## build 43
// sys_ref_core
module sys_ref_core #(parameter DATA_WIDTH = 8, ADDR_WIDTH = 4)
(
 input   wire                      CLK,
 input   wire                      RST,             
 input   wire  [DATA_WIDTH-1:0]    UART_RX_DATA,
 input   wire                      UART_RX_Valid,
 input   wire                      FIFO_FULL,
 output  wire  [DATA_WIDTH-1:0]    FIFO_WR_DATA,
 output  wire                      FIFO_WR_INC,
 output  wire  [DATA_WIDTH-1:0]    UART_Config,
 output  wire  [DATA_WIDTH-1:0]    Div_Ratio,
 output  wire                      CLKDIV_EN
);
wire                      WrEn;
wire                      RdEn;
wire  [ADDR_WIDTH-1:0]    Addr;
wire  [DATA_WIDTH-1:0]    Wr_Reg;
wire  [DATA_WIDTH-1:0]    Rd_Reg;
wire                      Rd_Reg_Valid;
wire  [DATA_WIDTH-1:0]    Operand_A;
wire  [DATA_WIDTH-1:0]    Operand_B;
wire  [3:0]               ALU_FUN;
wire                      ALU_EN;
wire                      CLKG_EN;
wire  [DATA_WIDTH*2-1:0]  ALU_OUT;
wire                      ALU_OUT_Valid;
SYS_CTRL U0_SYS_CTRL (
	.CLK(CLK),
	.RST(RST),
	.UART_RX_DATA(UART_RX_DATA),
	.UART_RX_Valid(UART_RX_Valid),
	.FIFO_FULL(FIFO_FULL),
	.FIFO_WR_DATA(FIFO_WR_DATA),
	.FIFO_WR_INC(FIFO_WR_INC),
	.ALU_OUT(ALU_OUT),
	.ALU_OUT_Valid(ALU_OUT_Valid),
	.ALU_EN(ALU_EN),
	.ALU_FUN(ALU_FUN),
	.CLKG_EN(CLKG_EN),
	.CLKDIV_EN(CLKDIV_EN),
	.Rd_Reg(Rd_Reg),
	.Rd_Reg_Valid(Rd_Reg_Valid),
	.Wr_Reg(Wr_Reg),
	.Addr(Addr),
	.RdEn(RdEn),
	.WrEn(WrEn)
	);
Register_File U0_Register_File (
	.WrData(Wr_Reg),
	.Adresss(Addr),
	.WrEn(WrEn),
	.RdEn(RdEn),
	.CLK(CLK),
	.RST(RST),
	.RdData(Rd_Reg),
	.RdData_Valid(Rd_Reg_Valid),
	.REG0(Operand_A),
	.REG1(Operand_B),
	.REG2(UART_Config),
	.REG3(Div_Ratio)
	);
ALU_16B U0_ALU_16B (
	.A(Operand_A),
	.B(Operand_B),
	.EN(ALU_EN),
	.ALU_FUN(ALU_FUN),
	.CLK(CLK),
	.CLK_EN(CLKG_EN),
	.RST(RST),
	.ALU_OUT(ALU_OUT),
	.OUT_VALID(ALU_OUT_Valid)
	);
endmodule
Size: about 2300 cells after synthesis, ~38 I/O pins, ~0.017 mm^2 of cells after synthesis.
Settings: LEC_CHECK=0, ABC_AREA=1, CAP_MARGIN=20, CORE_ASPECT_RATIO=0.5, CORE_MARGIN=2, CORE_UTILIZATION=72, CTS_CLUSTER_DIAMETER=360, CTS_CLUSTER_SIZE=95, PLACE_DENSITY=0.36, SETUP_SLACK_MARGIN=-1.01, SLEW_MARGIN=20, TNS_END_PERCENT=5; clock period 19.3 ns.
run.sh (not shown) runs the stock make flow with config.mk's settings and CLKGATE_MAP_FILE=.
global routing (5_1_grt): build 43 exited with error
What build 89 does differently from build 43 at the input level:
==> flow/config.mk <==
export PLATFORM = sky130hd
export DESIGN_NAME = sys_ref_core
export DESIGN_NICKNAME = sys_ref_core
export VERILOG_FILES = /design/flow/design.v
export SDC_FILE = /design/flow/constraint.sdc
export NUM_CORES = 4
export LEC_CHECK = 0
export CAP_MARGIN = 20
export CORE_MARGIN = 2
export CORE_UTILIZATION = 72
export PLACE_DENSITY = 0.67
export SLEW_MARGIN = 20
==> flow/constraint.sdc <==
create_clock -name core_clock -period 25.4 [get_ports {CLK}]
set_input_delay 5.0800 -clock core_clock [delete_from_list [all_inputs] [get_ports {CLK}]]
set_output_delay 5.0800 -clock core_clock [all_outputs]
set_load 0.01 [all_outputs]
Findings:
On standard cell core area, build 89 does worse than build 43. The flow ran to completion for all of build 89 and build 43 but build 43, which stopped partway. In the summary table, build 43 is marked failed, with error DPL-0038 raised in global routing (5_1_grt). On number of cells in the yosys synthesis report: build 89 sits below build 43. Compared with build 43, build 89 shows a lower routability-driven placement congestion ratio. Summary — multiplexer share of the synthesized area, build 89 relative to build 43: higher, by 11 points. The instance area at placement in build 89 was lower than what build 43 gave. Delta (build 89 minus build 43): overall chip area closely matched the old numbers, fraction of the mapped netlist area in compound gates increased by 4.9 points relative to the old numbers. HPWL after detailed placement went down by a little under 10% going from build 43 to build 89.
Input-level comparison between build 76 and build 89:
diff --git a/flow/config.mk b/flow/config.mk
--- a/flow/config.mk
+++ b/flow/config.mk
@@ -8,5 +8,5 @@
 export CAP_MARGIN = 20
 export CORE_MARGIN = 2
-export CORE_UTILIZATION = 72
-export PLACE_DENSITY = 0.67
+export CORE_UTILIZATION = 64
+export PLACE_DENSITY = 0.6
 export SLEW_MARGIN = 20
==> flow/constraint.sdc <==
create_clock -name core_clock -period 23.4 [get_ports {CLK}]
set_input_delay 4.6800 -clock core_clock [delete_from_list [all_inputs] [get_ports {CLK}]]
set_output_delay 4.6800 -clock core_clock [all_outputs]
set_load 0.01 [all_outputs]
### Flow results
Across build 89 and build 76, a clean result was obtained everywhere but in build 76.
From the logs: build 76 reached the end of the flow and failed the layout checks with negative setup slack.
Build 76 vs. build 89: met2 track demand over resource went down by 5.8 points, critical path required time shows a reduction of 1.99 ns, post-layout minimum cycle time saw a decrease.
#### Input delta (build 88 over build 76)
diff --git a/flow/config.mk b/flow/config.mk
--- a/flow/config.mk
+++ b/flow/config.mk
@@ -8,5 +8,6 @@
 export CAP_MARGIN = 20
 export CORE_MARGIN = 2
-export CORE_UTILIZATION = 64
+export CORE_UTILIZATION = 70
+export CTS_CLUSTER_SIZE = 35
 export PLACE_DENSITY = 0.6
 export SLEW_MARGIN = 20
==> flow/constraint.sdc <==
create_clock -name core_clock -period 15.5 [get_ports {CLK}]
set_input_delay 3.1000 -clock core_clock [delete_from_list [all_inputs] [get_ports {CLK}]]
set_output_delay 3.1000 -clock core_clock [all_outputs]
set_load 0.01 [all_outputs]
==> results <==
- Detailed placement HPWL (build 88 / build 76): 1.09
- The higher core region area of build 76 and build 88 is in build 76.
- Build 88 did not finish: a tool error stopped it during global routing (5_1_grt).
- Build 88 against build 76: floorplan die height lower; die width lower; pre-CTS worst setup slack lower; post-cts sizing count lower.
- Build 88 vs. build 76: weighted congestion at the end of routability-driven global placement has increased; number of post-CTS setup repair buffers increased by about 20% relative to the old numbers; number of cell rows fell by 3; starting density of the core rose 6.7 points; area of the mapped netlist now sits at about the same level.
What build 65 does differently from build 88 at the input level:
diff --git a/flow/config.mk b/flow/config.mk
--- a/flow/config.mk
+++ b/flow/config.mk
@@ -8,6 +8,7 @@
 export CAP_MARGIN = 20
 export CORE_MARGIN = 2
-export CORE_UTILIZATION = 70
-export CTS_CLUSTER_SIZE = 35
+export CORE_UTILIZATION = 66
+export CTS_CLUSTER_DIAMETER = 222
+export CTS_CLUSTER_SIZE = 42
 export PLACE_DENSITY = 0.6
 export SLEW_MARGIN = 20
Results
- Reported for build 88 and build 65, depth of the CTS H-tree turned out identical to the last digit.
- When build 65 is measured against build 88, its starting utilization of the core area turns out 4.5 points lower.
- [build 65] flow finished | final checks: failed | reasons: negative setup slack
- Die: build 65 bigger than build 88
- Against build 88 as the reference, build 65 delivers a higher height of the die.
- Note that the post-cts repair resize count recorded for build 88 amounts to 0.65 times the value seen in build 65.
- Number of setup buffers added after CTS grows by more than a quarter when moving from build 88 to build 65.
